==> v9 <==
==> flow/design.v <==
module division(input clk, input rst, input start, input [31:0] dividendo, divisor,
                output [31:0] cociente, residuo, output done);
reg [31:0] shift_register;
reg [31:0] pre_divisor;
reg [31:0] cont;
reg idle;                       
reg done_r;                     
reg [15:0] resta, pre_cocido, res, cocido;
always @ (posedge clk) begin
  done_r <= 1'b0;
  if (rst) begin
    idle = 1'b1;
  end else if (idle) begin
    if (start) begin
      cont = 32'b0;
      shift_register = {8'b0, dividendo[15:0]};
      pre_cocido = 16'b0;
      pre_divisor = divisor;
      shift_register = shift_register << 1;
      cont = cont + 1'b1;
      idle = 1'b0;
    end
  end else begin
    if (cont < 5'd17) begin
      if (shift_register[31:16] < pre_divisor[15:0]) begin
        pre_cocido = pre_cocido << 1;
      end else begin
        resta = shift_register[31:16] - pre_divisor[15:0];
        pre_cocido = pre_cocido << 1;
        pre_cocido[0] = 1'b1;
        shift_register[31:16] = resta;
      end
      shift_register = shift_register << 1;
      cont = cont + 1'b1;
    end else begin
      cocido = pre_cocido;
      res = shift_register[31:16]>>1;
      idle = 1'b1;
      done_r <= 1'b1;
    end
  end
end
assign cociente = {16'b0, cocido};
assign residuo = {16'b0, res};
assign done = done_r;
endmodule
==> flow/run.sh <==
#!/bin/bash
# the make line also repeats each setting of config.mk as NAME=value (left out here)
make -C /OpenROAD-flow-scripts/flow DESIGN_CONFIG=/design/flow/config.mk WORK_HOME=/design/flow/orfs CLKGATE_MAP_FILE= finish
==> flow/config.mk <==
export PLATFORM = sky130hd
export DESIGN_NAME = division
export DESIGN_NICKNAME = division
export VERILOG_FILES = /design/flow/design.v
export SDC_FILE = /design/flow/constraint.sdc
export NUM_CORES = 4
export LEC_CHECK = 0
export CAP_MARGIN = 20
export CORE_MARGIN = 2
export CORE_UTILIZATION = 72
export CTS_CLUSTER_SIZE = 14
export PLACE_DENSITY = 0.95
export SETUP_SLACK_MARGIN = -0.19
export SLEW_MARGIN = 20
==> flow/constraint.sdc <==
create_clock -name core_clock -period 2.46 [get_ports {clk}]
set_input_delay 0.4920 -clock core_clock [delete_from_list [all_inputs] [get_ports {clk}]]
set_output_delay 0.4920 -clock core_clock [all_outputs]
set_load 0.01 [all_outputs]
==> inputs of v23, as changes to v9 <==
Settings changed: ABC_AREA set to 1, CAP_MARGIN 20 to 30, CORE_UTILIZATION 72 to 70, CTS_CLUSTER_DIAMETER set to 233, CTS_CLUSTER_SIZE 14 to 72, GPL_ROUTABILITY_DRIVEN set to 0, PLACE_DENSITY 0.95 to 0.78, SETUP_SLACK_MARGIN -0.19 to not set.
==> notes <==
v23 produced a clean layout. v9 ran to the end with violations: setup timing. Of v23 and v9, v23 has the higher count of clock-buffer cells in the layout (gap 1). In sequential cell count, v9 and v23 do not differ. Against v23, the area after synthesis of v9 is smaller by about 12%. Between v9 and v23, the lower register-to-register slack is in v9 (gap 0.39 ns).

==> inputs of job 3015 <==
RTL: the design.v shown in full above, as it stands there.
Settings: LEC_CHECK=0, CAP_MARGIN=15, CELL_PAD_IN_SITES_GLOBAL_PLACEMENT=3, CORE_MARGIN=2, CORE_UTILIZATION=40, GPL_TIMING_DRIVEN=0, PLACE_DENSITY=0.61, SLEW_MARGIN=25; clock period 6.57 ns.
run.sh (not shown) runs the stock make flow with config.mk's settings and CLKGATE_MAP_FILE=.
==> job 6084 (differences from job 3015) <==
Settings changed: CAP_MARGIN 15 to 20, CELL_PAD_IN_SITES_GLOBAL_PLACEMENT 3 to default, GPL_TIMING_DRIVEN 0 to default, PLACE_DENSITY 0.61 to 0.6, SETUP_SLACK_MARGIN from default to 1.24, SLEW_MARGIN 25 to 20.
==> flow/constraint.sdc (replaced) <==
create_clock -name core_clock -period 4.42 [get_ports {clk}]
set_input_delay 0.8840 -clock core_clock [delete_from_list [all_inputs] [get_ports {clk}]]
set_output_delay 0.8840 -clock core_clock [all_outputs]
set_load 0.01 [all_outputs]
==> job 7122 (differences from job 3015) <==
Settings changed: ABC_AREA from default to 0, CAP_MARGIN 15 to 30, CELL_PAD_IN_SITES_GLOBAL_PLACEMENT 3 to default, CORE_UTILIZATION 40 to 70, CTS_CLUSTER_DIAMETER from default to 233, GPL_TIMING_DRIVEN 0 to default, PLACE_DENSITY 0.61 to default, SETUP_SLACK_MARGIN from default to 0.51, SLEW_MARGIN 25 to 20.
==> flow/constraint.sdc (replaced) <==
create_clock -name core_clock -period 2.63 [get_ports {clk}]
set_input_delay 0.5260 -clock core_clock [delete_from_list [all_inputs] [get_ports {clk}]]
set_output_delay 0.5260 -clock core_clock [all_outputs]
set_load 0.01 [all_outputs]
==> notes <==
- The lowest critical path depth belongs to job 6084, the highest to job 7122.
- Sequential cell count is the same in job 6084 and job 3015.
- The lowest worst hold slack belongs to job 3015, the highest to job 7122.
- Job 3015 completed without violations. Job 7122 finished with timing, DRC and antenna clean. Job 6084 finished clean.
- Between job 6084 and job 3015, the lower wire length is in job 6084 (gap 7.4%, measured against job 3015).
- Area after synthesis is the same in job 3015 and job 6084.
- In job 6084 the count of clock-buffer cells in the layout is lower than in job 3015, by 3.
- Design area: job 6084 is lower than job 7122 (3.9%).
- Between job 6084 and job 3015, the lower total power is in job 3015 (gap about 50%, measured against job 3015).
- Against job 3015, the sequential share of layout area of job 6084 is higher by 1.8 points.
- Combinational power, highest first: job 7122, job 6084, job 3015.

==> raven <==
// division: RTL as listed in full above, without the edits since
Settings: LEC_CHECK=0, ABC_AREA=0, CAP_MARGIN=30, CORE_MARGIN=4, CORE_UTILIZATION=70, CTS_CLUSTER_DIAMETER=233, CTS_CLUSTER_SIZE=98, SLEW_MARGIN=20; clock period 4.9 ns.
==> quartz (differences from raven) <==
==> flow/config.mk (replaced) <==
export PLATFORM = sky130hd
export DESIGN_NAME = division
export DESIGN_NICKNAME = division
export VERILOG_FILES = /design/flow/design.v
export SDC_FILE = /design/flow/constraint.sdc
export NUM_CORES = 4
export LEC_CHECK = 0
export CAP_MARGIN = 20
export CORE_MARGIN = 2
export CORE_UTILIZATION = 40
export PLACE_DENSITY = 0.6
export SLEW_MARGIN = 20
==> flow/constraint.sdc (replaced) <==
create_clock -name core_clock -period 4.42 [get_ports {clk}]
set_input_delay 0.8840 -clock core_clock [delete_from_list [all_inputs] [get_ports {clk}]]
set_output_delay 0.8840 -clock core_clock [all_outputs]
set_load 0.01 [all_outputs]
==> tundra (differences from raven) <==
--- a/flow/config.mk
+++ b/flow/config.mk
@@ -6,9 +6,9 @@
 export NUM_CORES = 4
 export LEC_CHECK = 0
 export ABC_AREA = 0
-export CAP_MARGIN = 30
-export CORE_MARGIN = 4
+export CAP_MARGIN = 0
+export CORE_MARGIN = 2
 export CORE_UTILIZATION = 70
 export CTS_CLUSTER_DIAMETER = 233
-export CTS_CLUSTER_SIZE = 98
+export SETUP_SLACK_MARGIN = 0.73
 export SLEW_MARGIN = 20
==> flow/constraint.sdc (replaced) <==
create_clock -name core_clock -period 2.47 [get_ports {clk}]
set_input_delay 0.4940 -clock core_clock [delete_from_list [all_inputs] [get_ports {clk}]]
set_output_delay 0.4940 -clock core_clock [all_outputs]
set_load 0.01 [all_outputs]
==> run_results.csv <==
group,metric,value,unit
floorplan,fp.dieW,98.41,um
status,status,"aborted with a tool error",
placed_design,dp.cells,653,
floorplan,rows,34,
floorplan,die_area,9684,um^2
status,failed_stage,"clock tree synthesis",
synth,yosysTopAreaCellShare,60.65,%
placed_design,dp_slack,0.02892,ns
status,firstError,"[ERROR DPL-0038] Utilization greater than 100%, impossible to legalize",
floorplan,core_area,8678,um^2
floorplan,fp_util,71.89,%
floorplan,die-height,98.41,um
# the run above: tundra

==> run_results.csv <==
group,metric,value,unit
synth,yosysTopAreaCellShare,60.65,%
floorplan,die-height,128.9,um
floorplan,fp_util,41.04,%
power,p_switching,643.7,uW
placed_design,dp.cells,727,
synth,yosys.area_share.aoi,4.914,%
floorplan,die_area,16610,um^2
critical_path,setup.worst_path.end,"shift_register[25]$_SDFFCE_PP0P_",
floorplan,core_area,15200,um^2
placed_design,dp_slack,1.189,ns
status,status,"timing/DRC/antenna clean",
# the run above: quartz

==> run_results.csv <==
group,metric,value,unit
status,status,"timing/DRC/antenna clean",
detailed_routing,route.met2.wl,6.572,mm
floorplan,fp_util,71.89,%
critical_path,crit_type,"reg -> reg",
placed_design,dp_slack,1.571,ns
synth,yosysTopAreaCellShare,60.65,%
floorplan,die_area,10490,um^2
floorplan,rows,34,
floorplan,die-height,102.4,um
placed_design,dp.cells,648,
synth,ys_types,55,
# the run above: raven


==> yarrow: inputs <==
Starts from the design.v that is shown in full above.
export LEC_CHECK = 0
export CAP_MARGIN = 20
export CORE_MARGIN = 2
export CORE_UTILIZATION = 58
export CTS_CLUSTER_SIZE = 21
export PLACE_DENSITY = 0.6
export SLEW_MARGIN = 20
create_clock -name core_clock -period 5.13 [get_ports {clk}]
==> delta: changes against yarrow <==
- CORE_UTILIZATION: 58 -> 72
- CTS_CLUSTER_SIZE: 21 -> not set
==> flow/constraint.sdc (replaced) <==
create_clock -name core_clock -period 4.04 [get_ports {clk}]
set_input_delay 0.8080 -clock core_clock [delete_from_list [all_inputs] [get_ports {clk}]]
set_output_delay 0.8080 -clock core_clock [all_outputs]
set_load 0.01 [all_outputs]
==> xenon: changes against yarrow <==
- ABC_AREA: not set -> 1
- CORE_UTILIZATION: 58 -> 72
- CTS_CLUSTER_DIAMETER: not set -> 373
- CTS_CLUSTER_SIZE: 21 -> 100
- TNS_END_PERCENT: not set -> 5
==> flow/constraint.sdc (replaced) <==
create_clock -name core_clock -period 4.78 [get_ports {clk}]
set_input_delay 0.9560 -clock core_clock [delete_from_list [all_inputs] [get_ports {clk}]]
set_output_delay 0.9560 -clock core_clock [all_outputs]
set_load 0.01 [all_outputs]
==> results.json <==
{
  "num-multi-input-gates": 506,
  "power.leakage_uw": 0.00354,
  "min_from": "pre_cocido[15]$_SDFFCE_PP0P_",
  "status": "timing/DRC/antenna clean",
  "drt_iter0_drc": 546,
  "cp.depth": 6,
  "p_sw_share_pct": 24.9,
  "yosysCellCount": 767
}
The numbers above come from xenon.

==> results.json <==
{
  "num-multi-input-gates": 317,
  "cp.depth": 10,
  "min_from": "pre_cocido[15]$_SDFFCE_PP0P_",
  "status": "timing/DRC/antenna clean",
  "p_sw_share_pct": 22.2
}
The numbers above come from yarrow.

==> results.json <==
{
  "status": "timing/DRC/antenna clean",
  "min_from": "pre_cocido[8]$_SDFFCE_PP0P_",
  "power.leakage_uw": 0.00274,
  "p_sw_share_pct": 23.0,
  "cp.depth": 11
}
The numbers above come from delta.

Power and IR drop assume default switching activity.
